==> build 4 <==
==> flow/design.v <==
module spi_slave_interface #(
    parameter integer WIDTH = 16
)(
    input  logic clk,                
    input  logic rst,                
    input  logic sclk,              
    input  logic cs_n,              
    input  logic mosi,              
    output logic miso,              
    output logic wr_en,                             
    output logic [15:0] addr,                       
    output logic signed [WIDTH-1:0] wr_data,        
    input  logic signed [WIDTH-1:0] rd_data         
);
    typedef enum logic [1:0] {
        IDLE,
        SHIFT_IN,
        SHIFT_OUT
    } spi_state_t;
    spi_state_t state, next_state;
    logic [5:0] bit_count;
    logic [31:0] shift_reg;          
    logic [WIDTH-1:0] read_buffer;   
    logic [1:0] sclk_sync;
    logic sclk_rising, sclk_falling;
    always_ff @(posedge clk or posedge rst) begin
        if (rst) begin
            sclk_sync <= 2'b00;
        end else begin
            sclk_sync <= {sclk_sync[0], sclk};
        end
    end
    assign sclk_rising  = (sclk_sync == 2'b01);
    assign sclk_falling = (sclk_sync == 2'b10);
    always_ff @(posedge clk or posedge rst) begin
        if (rst) begin
            state <= IDLE;
        end else begin
            state <= next_state;
        end
    end
    always_comb begin
        next_state = state;
        case (state)
            IDLE: begin
                if (!cs_n) begin
                    next_state = SHIFT_IN;
                end
            end
            SHIFT_IN: begin
                if (bit_count == 6'd32) begin
                    next_state = SHIFT_OUT;
                end
            end
            SHIFT_OUT: begin
                if (cs_n) begin
                    next_state = IDLE;
                end
            end
            default: begin
                next_state = IDLE;
            end
        endcase
    end
    always_ff @(posedge clk or posedge rst) begin
        if (rst) begin
            shift_reg <= 32'd0;
            bit_count <= 6'd0;
        end else if (cs_n) begin
            shift_reg <= 32'd0;
            bit_count <= 6'd0;
        end else if (state == SHIFT_IN) begin
            if (sclk_rising) begin
                shift_reg <= {shift_reg[30:0], mosi};
                bit_count <= bit_count + 1;
            end
        end else if (state != SHIFT_IN) begin
            bit_count <= 6'd0;
        end
    end
    always_ff @(posedge clk or posedge rst) begin
        if (rst) begin
            wr_en   <= 1'b0;
            addr    <= 16'd0;
            wr_data <= '0;
        end else begin
            wr_en <= 1'b0;  
            if (state == SHIFT_IN && bit_count == 6'd32) begin
                addr    <= shift_reg[30:16];
                wr_data <= shift_reg[15:0];
                if (!shift_reg[31]) begin  
                    wr_en <= 1'b1;
                end
            end
        end
    end
    logic rd_pending;
    always_ff @(posedge clk or posedge rst) begin
        if (rst) begin
            rd_pending <= 1'b0;
        end else begin
            rd_pending <= (state == SHIFT_IN && bit_count == 6'd32 && shift_reg[31]);
        end
    end
    always_ff @(posedge clk or posedge rst) begin
        if (rst) begin
            read_buffer <= '0;
        end else begin
            if (rd_pending) begin
                read_buffer <= rd_data;
            end else if (state == SHIFT_OUT && sclk_falling) begin
                read_buffer <= {read_buffer[WIDTH-2:0], 1'b0};
            end
        end
    end
    always_ff @(posedge clk or posedge rst) begin
        if (rst) begin
            miso <= 1'b0;
        end else begin
            if (state == SHIFT_OUT && shift_reg[31]) begin
                miso <= read_buffer[WIDTH-1];
            end else begin
                miso <= 1'b0;
            end
        end
    end
endmodule
module parameter_register_file #(
    parameter integer WIDTH = 16,
    parameter integer NUM_NEURONS_LAYER_1 = 4,
    parameter integer NUM_NEURONS_LAYER_2 = 3
)(
    input  logic clk,
    input  logic rst,
    input  logic wr_en,
    input  logic [15:0] addr,
    input  logic signed [WIDTH-1:0] wr_data,
    output logic signed [WIDTH-1:0] rd_data,
    output logic signed [WIDTH-1:0] threshold,
    output logic signed [WIDTH-1:0] leak,
    output logic signed [WIDTH-1:0] reset_potential,
    output logic signed [WIDTH-1:0] refractory_cycles,
    output logic [NUM_NEURONS_LAYER_1-1:0][NUM_NEURONS_LAYER_2-1:0][WIDTH-1:0] synaptic_weights
);
    logic signed [WIDTH-1:0] threshold_reg, leak_reg, reset_reg, refractory_reg;
    logic [NUM_NEURONS_LAYER_1-1:0][NUM_NEURONS_LAYER_2-1:0][WIDTH-1:0] weight_mem;
    int w_idx, w_i, w_j;
    assign w_idx = addr - 16'h1000;
    assign w_i   = w_idx / NUM_NEURONS_LAYER_2;
    assign w_j   = w_idx % NUM_NEURONS_LAYER_2;
    always_ff @(posedge clk or posedge rst) begin
        if (rst) begin
            threshold_reg   <= 16'd1000;
            leak_reg        <= 16'd10;
            reset_reg       <= 16'd0;
            refractory_reg  <= 16'd10;
            for (int m = 0; m < NUM_NEURONS_LAYER_1; m++) begin
                for (int n = 0; n < NUM_NEURONS_LAYER_2; n++) begin
                    weight_mem[m][n] <= '0;
                end
            end
        end else if (wr_en) begin
            case (addr)
                16'h0000: threshold_reg  <= wr_data;
                16'h0001: leak_reg       <= wr_data;
                16'h0002: reset_reg      <= wr_data;
                16'h0003: refractory_reg <= wr_data;
                default: begin
                    if (addr >= 16'h1000 && addr < 16'h1000 + NUM_NEURONS_LAYER_1 * NUM_NEURONS_LAYER_2) begin
                        weight_mem[w_i][w_j] <= wr_data;
                    end
                end
            endcase
        end
    end
    always_comb begin
        case (addr)
            16'h0000: rd_data = threshold_reg;
            16'h0001: rd_data = leak_reg;
            16'h0002: rd_data = reset_reg;
            16'h0003: rd_data = refractory_reg;
            default: begin
                if (addr >= 16'h1000 && addr < 16'h1000 + NUM_NEURONS_LAYER_1 * NUM_NEURONS_LAYER_2) begin
                    rd_data = weight_mem[w_i][w_j];
                end else begin
                    rd_data = '0;
                end
            end
        endcase
    end
    assign threshold          = threshold_reg;
    assign leak               = leak_reg;
    assign reset_potential    = reset_reg;
    assign refractory_cycles  = refractory_reg;
    assign synaptic_weights   = weight_mem;
endmodule
module lif_neuron #(
    parameter integer WIDTH = 16
)(
    input  logic                      clk,
    input  logic                      rst,
    input  logic signed [WIDTH-1:0]   input_current,
    input  logic signed [WIDTH-1:0]   threshold,
    input  logic signed [WIDTH-1:0]   leak,
    input  logic signed [WIDTH-1:0]   reset_potential,
    input  logic signed [WIDTH-1:0]   refractory_cycles,
    output reg                        spike
);
    localparam signed [WIDTH-1:0] MAX_POTENTIAL = 2**(WIDTH-1) - 1;
    localparam signed [WIDTH-1:0] MIN_POTENTIAL = -(2**(WIDTH-1));
    logic signed [WIDTH-1:0] membrane_potential;
    logic [WIDTH-1:0] refractory_counter;
    logic in_refractory;
    logic signed [WIDTH:0] extended_sum;   
    logic signed [WIDTH-1:0] next_potential;
    logic spike_next;
    always_comb begin
        extended_sum = $signed(membrane_potential) + $signed(input_current) - $signed(leak);
        if (extended_sum > MAX_POTENTIAL)
            next_potential = MAX_POTENTIAL;
        else if (extended_sum < MIN_POTENTIAL)
            next_potential = MIN_POTENTIAL;
        else
            next_potential = extended_sum[WIDTH-1:0];
        spike_next = (!in_refractory && next_potential >= threshold);
    end
    always_ff @(posedge clk or posedge rst) begin
        if (rst) begin
            membrane_potential <= 0;
            spike <= 0;
            refractory_counter <= 0;
            in_refractory <= 0;
        end else begin
            spike <= 0;
            if (in_refractory) begin
                if (refractory_counter == 0)
                    in_refractory <= 0;
                else
                    refractory_counter <= refractory_counter - 1;
            end else begin
                if (spike_next) begin
                    spike <= 1;
                    membrane_potential <= reset_potential;
                    in_refractory <= 1;
                    refractory_counter <= refractory_cycles - 1;
                end else begin
                    membrane_potential <= next_potential;
                end
            end
        end
    end
endmodule
module fully_connected_neural_network #(
    parameter integer WIDTH = 16,
    parameter integer NUM_NEURONS_LAYER_1 = 4,
    parameter integer NUM_NEURONS_LAYER_2 = 3
)(
    input  logic clk,
    input  logic rst,
    input  logic signed [WIDTH-1:0] input_current,
    input  logic signed [WIDTH-1:0] threshold,
    input  logic signed [WIDTH-1:0] leak,
    input  logic signed [WIDTH-1:0] reset_potential,
    input  logic signed [WIDTH-1:0] refractory_cycles,
    input  logic [NUM_NEURONS_LAYER_1-1:0][NUM_NEURONS_LAYER_2-1:0][WIDTH-1:0] synaptic_weights,
    output logic [NUM_NEURONS_LAYER_2-1:0] spikes_layer_2
);
    logic spike_layer_1 [NUM_NEURONS_LAYER_1-1:0];
    logic signed [WIDTH-1:0] input_current_layer_2 [NUM_NEURONS_LAYER_2-1:0];
    logic spike_layer_2_int [NUM_NEURONS_LAYER_2-1:0];
    genvar i;
    generate
        for (i = 0; i < NUM_NEURONS_LAYER_1; i++) begin : layer_1_neurons
            lif_neuron #(
                .WIDTH(WIDTH)
            ) neuron_layer_1 (
                .clk(clk),
                .rst(rst),
                .input_current(input_current),
                .threshold(threshold),
                .leak(leak),
                .reset_potential(reset_potential),
                .refractory_cycles(refractory_cycles),
                .spike(spike_layer_1[i])
            );
        end
    endgenerate
    always_comb begin
        integer j, k;
        for (j = 0; j < NUM_NEURONS_LAYER_2; j++) begin
            input_current_layer_2[j] = 0;
            for (k = 0; k < NUM_NEURONS_LAYER_1; k++) begin
                if (spike_layer_1[k]) begin
                    input_current_layer_2[j] += synaptic_weights[k][j];
                end
            end
        end
    end
    generate
        for (i = 0; i < NUM_NEURONS_LAYER_2; i++) begin : layer_2_neurons
            lif_neuron #(
                .WIDTH(WIDTH)
            ) neuron_layer_2 (
                .clk(clk),
                .rst(rst),
                .input_current(input_current_layer_2[i]),
                .threshold(threshold),
                .leak(leak),
                .reset_potential(reset_potential),
                .refractory_cycles(refractory_cycles),
                .spike(spike_layer_2_int[i])
            );
        end
    endgenerate
    always_ff @(posedge clk or posedge rst) begin
        if (rst) begin
            spikes_layer_2 <= '0;
        end else begin
            for (int s = 0; s < NUM_NEURONS_LAYER_2; s++) begin
                spikes_layer_2[s] <= spike_layer_2_int[s];
            end
        end
    end
endmodule
module top #(
    parameter integer WIDTH = 16,
    parameter integer NUM_NEURONS_LAYER_1 = 4,
    parameter integer NUM_NEURONS_LAYER_2 = 3
)(
    input  logic clk,
    input  logic rst,
    input  logic sclk,
    input  logic cs_n,
    input  logic mosi,
    output logic miso,
    input  logic signed [WIDTH-1:0] input_current,
    output logic [NUM_NEURONS_LAYER_2-1:0] spikes
);
    logic wr_en;
    logic [15:0] addr;
    logic signed [WIDTH-1:0] wr_data;
    logic signed [WIDTH-1:0] rd_data;
    logic signed [WIDTH-1:0] threshold;
    logic signed [WIDTH-1:0] leak;
    logic signed [WIDTH-1:0] reset_potential;
    logic signed [WIDTH-1:0] refractory_cycles;
    logic [NUM_NEURONS_LAYER_1-1:0][NUM_NEURONS_LAYER_2-1:0][WIDTH-1:0] synaptic_weights;
    spi_slave_interface #(
        .WIDTH(WIDTH)
    ) spi_inst (
        .clk(clk),
        .rst(rst),
        .sclk(sclk),
        .cs_n(cs_n),
        .mosi(mosi),
        .miso(miso),
        .wr_en(wr_en),
        .addr(addr),
        .wr_data(wr_data),
        .rd_data(rd_data)
    );
    parameter_register_file #(
        .WIDTH(WIDTH),
        .NUM_NEURONS_LAYER_1(NUM_NEURONS_LAYER_1),
        .NUM_NEURONS_LAYER_2(NUM_NEURONS_LAYER_2)
    ) reg_file (
        .clk(clk),
        .rst(rst),
        .wr_en(wr_en),
        .addr(addr),
        .wr_data(wr_data),
        .rd_data(rd_data),
        .threshold(threshold),
        .leak(leak),
        .reset_potential(reset_potential),
        .refractory_cycles(refractory_cycles),
        .synaptic_weights(synaptic_weights)
    );
    fully_connected_neural_network #(
        .WIDTH(WIDTH),
        .NUM_NEURONS_LAYER_1(NUM_NEURONS_LAYER_1),
        .NUM_NEURONS_LAYER_2(NUM_NEURONS_LAYER_2)
    ) nn_inst (
        .clk(clk),
        .rst(rst),
        .input_current(input_current),
        .threshold(threshold),
        .leak(leak),
        .reset_potential(reset_potential),
        .refractory_cycles(refractory_cycles),
        .synaptic_weights(synaptic_weights),
        .spikes_layer_2(spikes)
    );
endmodule
==> flow/run.sh <==
#!/bin/bash
# the make line also repeats each setting of config.mk as NAME=value (left out here)
make -C /OpenROAD-flow-scripts/flow DESIGN_CONFIG=/design/flow/config.mk WORK_HOME=/design/flow/orfs CLKGATE_MAP_FILE= finish
==> flow/config.mk <==
export PLATFORM = sky130hd
export DESIGN_NAME = top
export DESIGN_NICKNAME = top
export VERILOG_FILES = /design/flow/design.v
export SDC_FILE = /design/flow/constraint.sdc
export NUM_CORES = 4
export LEC_CHECK = 0
export ABC_AREA = 1
export CAP_MARGIN = 15
export CELL_PAD_IN_SITES_GLOBAL_PLACEMENT = 3
export CORE_ASPECT_RATIO = 1.38
export CORE_MARGIN = 10
export CORE_UTILIZATION = 66
export PLACE_DENSITY_LB_ADDON = 0.25
export SETUP_SLACK_MARGIN = 3.02
export SLEW_MARGIN = 15
==> flow/constraint.sdc <==
create_clock -name core_clock -period 13.8 [get_ports {clk}]
set_input_delay 2.7600 -clock core_clock [delete_from_list [all_inputs] [get_ports {clk}]]
set_output_delay 2.7600 -clock core_clock [all_outputs]
set_load 0.01 [all_outputs]
==> inputs of trial 50, as changes to build 4 <==
Settings changed: ABC_AREA 1 to unset, CAP_MARGIN 15 to 20, CELL_PAD_IN_SITES_GLOBAL_PLACEMENT 3 to unset, CORE_ASPECT_RATIO 1.38 to unset, CORE_MARGIN 10 to 2, CORE_UTILIZATION 66 to 40, PLACE_DENSITY_LB_ADDON 0.25 to unset, SETUP_SLACK_MARGIN 3.02 to unset, SLEW_MARGIN 15 to 20.
==> flow/constraint.sdc (replaced) <==
create_clock -name core_clock -period 13.4 [get_ports {clk}]
set_input_delay 2.6800 -clock core_clock [delete_from_list [all_inputs] [get_ports {clk}]]
set_output_delay 2.6800 -clock core_clock [all_outputs]
set_load 0.01 [all_outputs]
==> results <==
Of build 4 and trial 50, trial 50 has the higher area after synthesis (gap 0.50%, measured against trial 50).
Between trial 50 and build 4, the lower die size is in build 4 (gap about 50%, measured against build 4).
Build 4 failed in global placement without I/O on FLW-0024. Trial 50 finished with timing, DRC and antenna clean.
Synthesized cell count: build 4 is larger than trial 50 (about 24%).
==> figures <==
Chip area estimate from yosys synthesis: trial 50 51580 um^2; build 4 51320 um^2
Site Rows: trial 50 131; build 4 120
XOR/XNOR share of the synthesized area: trial 50 0.06195; build 4 0.06144
Die Ht: trial 50 363.1 um; build 4 347.6 um
Yosys cell count: trial 50 5650; build 4 6987
Cell count after synthesis: trial 50 5650; build 4 6987
Adder Share, Synth: trial 50 0.1610; build 4 0.1618
Multiplexer share: trial 50 0.1345; build 4 0.002145
Run status: trial 50 timing/DRC/antenna clean; build 4 did not finish
Failing step: trial 50 -; build 4 global placement without I/O
Syn Nets: trial 50 6261; build 4 7598
Die Span X: trial 50 363.1 um; build 4 257.4 um
Seq/Total Area, Yosys: trial 50 0.2865; build 4 0.2879
Netlist cell types: trial 50 101; build 4 61
Basic-gate share of the synthesized area counting and, or, nand and nor cells: trial 50 0.1137; build 4 0.1825
